==> xenon <==
==> flow/design.v <==
module SIGNAL_GENERATOR_ANALYZER_ONE_WIRE
(
	input CLK_100MHz,
	input rst,
	input  	MUAFR_MISO_P,
	input  	MUAFR_MISO_N,
	input 	enable_generate,
	output logic [11: 0] test_cnt_1,
	output logic [11: 0] test_cnt_0
);
localparam ITERATION = 1004; 
logic [3: 0] prev_MUAFR_MISO_P;
logic [3: 0] prev_MUAFR_MISO_N;
always @(posedge CLK_100MHz)
begin
	if (rst)
	begin
		prev_MUAFR_MISO_P <= 4'h0;
		prev_MUAFR_MISO_N <= 4'h0;
	end else
	begin
	prev_MUAFR_MISO_P[3] <= prev_MUAFR_MISO_P[2];
	prev_MUAFR_MISO_P[2] <= prev_MUAFR_MISO_P[1];
	prev_MUAFR_MISO_P[1] <= prev_MUAFR_MISO_P[0];
	prev_MUAFR_MISO_P[0] <= MUAFR_MISO_P;
	prev_MUAFR_MISO_N[3] <= prev_MUAFR_MISO_N[2];
	prev_MUAFR_MISO_N[2] <= prev_MUAFR_MISO_N[1];
	prev_MUAFR_MISO_N[1] <= prev_MUAFR_MISO_N[0];
	prev_MUAFR_MISO_N[0] <= MUAFR_MISO_N;
	end
end
logic [15: 0] cnt_analyzer;
logic [11: 0] cnt_skew_P;
logic [11: 0] cnt_skew_N;
always @(posedge CLK_100MHz)
begin
	if (rst)
	begin
		cnt_skew_P <= 0;
		cnt_skew_N <= 0;
		cnt_analyzer <= 0;
		test_cnt_1 <= 0;
		test_cnt_0 <= 0;
	end else
	if (enable_generate == 0)
		begin
			if ((~prev_MUAFR_MISO_P[2] & MUAFR_MISO_P) | (prev_MUAFR_MISO_P[2] & ~MUAFR_MISO_P))
				cnt_skew_P <= cnt_skew_P + 1;
			if ((~prev_MUAFR_MISO_N[2] & MUAFR_MISO_N) | (prev_MUAFR_MISO_N[2] & ~MUAFR_MISO_N))
				cnt_skew_N <= cnt_skew_N + 1;
			if (cnt_analyzer == (ITERATION - 2))
			begin
				cnt_skew_N <= 0;
				cnt_skew_P <= 0;
				test_cnt_1 <= cnt_skew_P;
				test_cnt_0 <= cnt_skew_N;
			end
			if (cnt_analyzer == ITERATION)
				cnt_analyzer <= 0;
			else
				cnt_analyzer <= cnt_analyzer + 1;
		end else
		begin
			cnt_skew_P <= 0;
			cnt_skew_N <= 0;
			cnt_analyzer <= 0;
		end
end
endmodule
module SIGNAL_GENERATOR_ANALYZER
(
	input CLK_100MHz,
	input rst,
	output logic [15:0] MUAFR_MOSI_P,
	output [15:0] MUAFR_MOSI_N,
	input  logic [15:0] MUAFR_MISO_P,
	input  logic [15:0] MUAFR_MISO_N,
	input enable_generate,
	output logic [15:0] status_wire,
	output [15:0] status_gen
);
logic kz;
logic kz_P;
logic kz_N;
logic [15: 0] status_gen_P;
logic [15: 0] status_gen_N;
assign status_gen [15: 0] = status_gen_P [15: 0] & status_gen_N [15: 0];
assign kz = kz_N & kz_P;
localparam cnt_ETALON_GEN_min = 20;
localparam cnt_ETALON_GEN_max = 250;
assign MUAFR_MOSI_N [15: 0]  = ~ MUAFR_MOSI_P [15: 0];
localparam ITERATION = 102;
logic [2: 0] prev_flag_signal_P;
logic [7: 0] cnt_kz_signal_P;
logic [7: 0] cnt_kz_signal_N;
logic [15: 0] fail;
logic [3: 0] j;
logic flag_signal_P;
logic [9: 0] cnt_true_channel [15: 0];
logic [9: 0] cnt_status_true;
wire [8:0] test_cnt_1 [15: 0];
wire [8:0] test_cnt_0 [15: 0];
genvar i;
generate
	for (i = 0; i < 16; i = i + 1)
	begin : generator
		wire [11:0] full_cnt_1;
		wire [11:0] full_cnt_0;
		SIGNAL_GENERATOR_ANALYZER_ONE_WIRE signal_generator_analyzer_one_wire
		(
			.CLK_100MHz(CLK_100MHz),
			.rst(rst),
			.enable_generate(enable_generate),
			.MUAFR_MISO_P(MUAFR_MISO_P[i]),
			.MUAFR_MISO_N(MUAFR_MISO_N[i]),
			.test_cnt_1(full_cnt_1),
			.test_cnt_0(full_cnt_0)
		);
		assign test_cnt_1[i] = full_cnt_1[8:0];
		assign test_cnt_0[i] = full_cnt_0[8:0];
	always @(posedge CLK_100MHz)
	if (rst)
		status_gen_P [i] <= 0;
	else if (enable_generate == 0)
		if ((test_cnt_1 [i] > cnt_ETALON_GEN_min - 1) & (test_cnt_1 [i] < cnt_ETALON_GEN_max + 1))
			status_gen_P [i] <= 1;
		else
			status_gen_P [i] <= 0;
	always @(posedge CLK_100MHz)
	if (rst)
		status_gen_N [i] <= 0;
	else if (enable_generate == 0)
		if ((test_cnt_0 [i] > cnt_ETALON_GEN_min - 1) & (test_cnt_0 [i] < cnt_ETALON_GEN_max + 1))
			status_gen_N [i] <= 1;
		else
			status_gen_N [i] <= 0;
	end
endgenerate
integer k;
always @(posedge CLK_100MHz)
begin
	if (rst)
	begin
		MUAFR_MOSI_P <= 16'h0;
		prev_flag_signal_P <= 3'b0;
		cnt_kz_signal_P <= 0;
		cnt_kz_signal_N <= 0;
		kz_P <= 0;
		kz_N <= 0;
		fail <= 16'hFFFF;
		j <= 0;
		flag_signal_P <= 1;
		for (k = 0; k < 16; k = k + 1)
			cnt_true_channel [k] <= 0;
		cnt_status_true <= 0;
		status_wire <= 16'h0;
	end else
	if (enable_generate == 1)
	begin
		if (flag_signal_P == 1)		 
		begin
			if (prev_flag_signal_P [0] != flag_signal_P)
			begin
				MUAFR_MOSI_P [15: 0] <= 16'h0;
			end else
			begin
				MUAFR_MOSI_P [j] <= ((cnt_status_true  < (ITERATION - 6)) & (cnt_status_true >= 0)) ? 1 : 0;
			end
		end	else
		begin
			if (prev_flag_signal_P [0] != flag_signal_P)
			begin
				MUAFR_MOSI_P [15: 0] <= 16'hFFFF;
			end else
			begin
				MUAFR_MOSI_P [j] <= ((cnt_status_true  < (ITERATION - 6)) & (cnt_status_true >= 0)) ? 0 : 1;
			end
		end
		prev_flag_signal_P [2] <= prev_flag_signal_P [1];
		prev_flag_signal_P [1] <= prev_flag_signal_P [0];
		prev_flag_signal_P [0] <= flag_signal_P;
		if (cnt_status_true  == (ITERATION - 3))  
		begin
			j <= j + 1;
			cnt_status_true <= 0;
			if (j == 15)
				flag_signal_P <= flag_signal_P + 1;
			if (fail[j] == 0)
				status_wire [j] <= 1;
			else
				status_wire [j] <= 0;
		end else
			cnt_status_true <= cnt_status_true + 1;
		if ((cnt_status_true  == (ITERATION - 4)) & (flag_signal_P == 0))  
			if ((cnt_true_channel [j] > (ITERATION >> 1)) & (cnt_true_channel [j] < (ITERATION << 1)) & (kz == 1))
				fail[j] <= 0;
			else
				fail[j] <= 1;
		if ((cnt_status_true  > (ITERATION - 7)) & (flag_signal_P == 0))  
			if (cnt_kz_signal_P > (ITERATION - 15))
				kz_P <= 1;
			else
				kz_P <= 0;
		if ((cnt_status_true  > (ITERATION - 7)) & (flag_signal_P == 0))	 
			if (cnt_kz_signal_N > (ITERATION - 15))
				kz_N <= 1;
			else
				kz_N <= 0;
		if (cnt_status_true  == (ITERATION - 4))  
			cnt_true_channel [j] <= 0;
		else
			if ((MUAFR_MISO_P [j] == flag_signal_P) & (MUAFR_MISO_N [j] != flag_signal_P))
				cnt_true_channel [j] <= cnt_true_channel [j] + 1;
		if (cnt_status_true  == (ITERATION - 4))  
			cnt_kz_signal_P <= 0;
		else
			if (((MUAFR_MISO_P [0] == MUAFR_MISO_P [j]) + (MUAFR_MISO_P [1] == MUAFR_MISO_P [j]) + (MUAFR_MISO_P [2] == MUAFR_MISO_P [j]) + (MUAFR_MISO_P [3] == MUAFR_MISO_P [j]) + (MUAFR_MISO_P [4] == MUAFR_MISO_P [j]) + (MUAFR_MISO_P [5] == MUAFR_MISO_P [j]) + (MUAFR_MISO_P [6] == MUAFR_MISO_P [j]) + (MUAFR_MISO_P [7] == MUAFR_MISO_P [j]) + (MUAFR_MISO_P [8] == MUAFR_MISO_P [j]) + (MUAFR_MISO_P [9] == MUAFR_MISO_P [j]) + (MUAFR_MISO_P [10] == MUAFR_MISO_P [j]) + (MUAFR_MISO_P [11] == MUAFR_MISO_P [j]) + (MUAFR_MISO_P [12] == MUAFR_MISO_P [j]) + (MUAFR_MISO_P [13] == MUAFR_MISO_P [j])) == 1)
				cnt_kz_signal_P <= cnt_kz_signal_P + 1;
		if (cnt_status_true  == (ITERATION - 3)) 
			cnt_kz_signal_N <= 0;
		else
			if (((MUAFR_MISO_N [0] == MUAFR_MISO_N [j]) + (MUAFR_MISO_N [1] == MUAFR_MISO_N [j]) + (MUAFR_MISO_N [2] == MUAFR_MISO_N [j]) + (MUAFR_MISO_N [3] == MUAFR_MISO_N [j]) + (MUAFR_MISO_N [4] == MUAFR_MISO_N [j]) + (MUAFR_MISO_N [5] == MUAFR_MISO_N [j]) + (MUAFR_MISO_N [6] == MUAFR_MISO_N [j]) + (MUAFR_MISO_N [7] == MUAFR_MISO_N [j]) + (MUAFR_MISO_N [8] == MUAFR_MISO_N [j]) + (MUAFR_MISO_N [9] == MUAFR_MISO_N [j]) + (MUAFR_MISO_N [10] == MUAFR_MISO_N [j]) + (MUAFR_MISO_N [11] == MUAFR_MISO_N [j]) + (MUAFR_MISO_N [12] == MUAFR_MISO_N [j]) + (MUAFR_MISO_N [13] == MUAFR_MISO_N [j])) > 13)
				cnt_kz_signal_N <= cnt_kz_signal_N + 1;
		end else
		begin
			j <= 0;
			cnt_true_channel [j] <= 0;
			cnt_status_true <= 0;
			flag_signal_P <= 0;
			MUAFR_MOSI_P <= 16'h0;
		end
end
endmodule
==> flow/run.sh <==
#!/bin/bash
# the make line also repeats each setting of config.mk as NAME=value (left out here)
make -C /OpenROAD-flow-scripts/flow DESIGN_CONFIG=/design/flow/config.mk WORK_HOME=/design/flow/orfs CLKGATE_MAP_FILE= finish
==> flow/config.mk <==
export PLATFORM = sky130hd
export DESIGN_NAME = SIGNAL_GENERATOR_ANALYZER
export DESIGN_NICKNAME = SIGNAL_GENERATOR_ANALYZER
export VERILOG_FILES = /design/flow/design.v
export SDC_FILE = /design/flow/constraint.sdc
export NUM_CORES = 4
export LEC_CHECK = 0
export ABC_AREA = 1
export CAP_MARGIN = 20
export CELL_PAD_IN_SITES_GLOBAL_PLACEMENT = 3
export CORE_MARGIN = 7
export CORE_UTILIZATION = 40
export CTS_CLUSTER_SIZE = 53
export GPL_ROUTABILITY_DRIVEN = 0
export GPL_TIMING_DRIVEN = 0
export MIN_ROUTING_LAYER = met2
export SETUP_SLACK_MARGIN = 0.46
export SLEW_MARGIN = 20
export TNS_END_PERCENT = 70
==> flow/constraint.sdc <==
create_clock -name core_clock -period 10.2 [get_ports {CLK_100MHz}]
set_input_delay 2.0400 -clock core_clock [delete_from_list [all_inputs] [get_ports {CLK_100MHz}]]
set_output_delay 2.0400 -clock core_clock [all_outputs]
set_load 0.01 [all_outputs]
==> inputs of cedar, as changes to xenon <==
GPL_ROUTABILITY_DRIVEN = 1   (was 0)
==> flow/constraint.sdc (replaced) <==
create_clock -name core_clock -period 5.73 [get_ports {CLK_100MHz}]
set_input_delay 1.1460 -clock core_clock [delete_from_list [all_inputs] [get_ports {CLK_100MHz}]]
set_output_delay 1.1460 -clock core_clock [all_outputs]
set_load 0.01 [all_outputs]
==> inputs of quartz, as changes to xenon <==
ABC_AREA = default   (was 1)
CELL_PAD_IN_SITES_GLOBAL_PLACEMENT = default   (was 3)
CORE_MARGIN = 2   (was 7)
CORE_UTILIZATION = 57   (was 40)
CTS_CLUSTER_SIZE = default   (was 53)
GPL_ROUTABILITY_DRIVEN = default   (was 0)
GPL_TIMING_DRIVEN = default   (was 0)
MIN_ROUTING_LAYER = default   (was met2)
SETUP_SLACK_MARGIN = 1.45   (was 0.46)
TNS_END_PERCENT = default   (was 70)
==> flow/constraint.sdc (replaced) <==
create_clock -name core_clock -period 4.98 [get_ports {CLK_100MHz}]
set_input_delay 0.9960 -clock core_clock [delete_from_list [all_inputs] [get_ports {CLK_100MHz}]]
set_output_delay 0.9960 -clock core_clock [all_outputs]
set_load 0.01 [all_outputs]
==> results <==
item	quartz	xenon	cedar
Share of the core filled with cells	65.99%	46.57%	46.91%
DIE AREA	91760 um2	141000 um2	141000 um2
Count of cell types in the netlist	74	49	49
Area fraction in full adders, half adders and majority gates	3.081%	2.924%	2.924%
Synth Area in Compound Gates	4.783%	14.82%	14.82%
Met2 Usage GRT	37.13%	34.85%	35.91%
Finished layout cell area	58410 um2	60380 um2	60820 um2
Setup crit start	j[0]$_SDFFE_PP0N_	MUAFR_MISO_P[5]	MUAFR_MISO_P[15]
Largest net degree at the start of global routing	177	17	17
Mux frac, synth	8.353%	0%	0%
Global routing usage summed across all routing layers	23.77%	30.49%	30.96%
Status	complete, but fails checks	timing/DRC/antenna clean	timing/DRC/antenna clean
Reasons for failing layout checks	setup timing	-	-
Buffers, non-clock	216	312	351
Non-filler instance count after layout	6765	8832	8875
Internal power component	16.54 mW	8.223 mW	14.52 mW
Non-clock buffering overhead in the final layout	3.453%	3.266%	3.746%
Final hold slack	0.4275 ns	0.3940 ns	0.3818 ns
Number of nets produced by synthesis	5494	6867	6867
Post-Route Setup TNS	-5.521 ns	0 ns	0 ns
Chip Area, Yosys	50930 um2	52290 um2	52290 um2
Met2 layer wire length in the routed design	48670 um	75710 um	77560 um
Post-Syn Area	50930 um2	52290 um2	52290 um2
Setup crit start kind	flop	input port	input port
Minimum setup slack after placement	-1.504 ns	1.929 ns	-1.085 ns
Largest stage delay, worst path	0.67 ns	0.57 ns	0.50 ns
Setup slack, reg-to-reg	-0.54 ns	3.72 ns	0.47 ns
Starting DRT DRC Count	2252	7512	7918
No activity file was given, so power comes from the tool's default toggle rates.
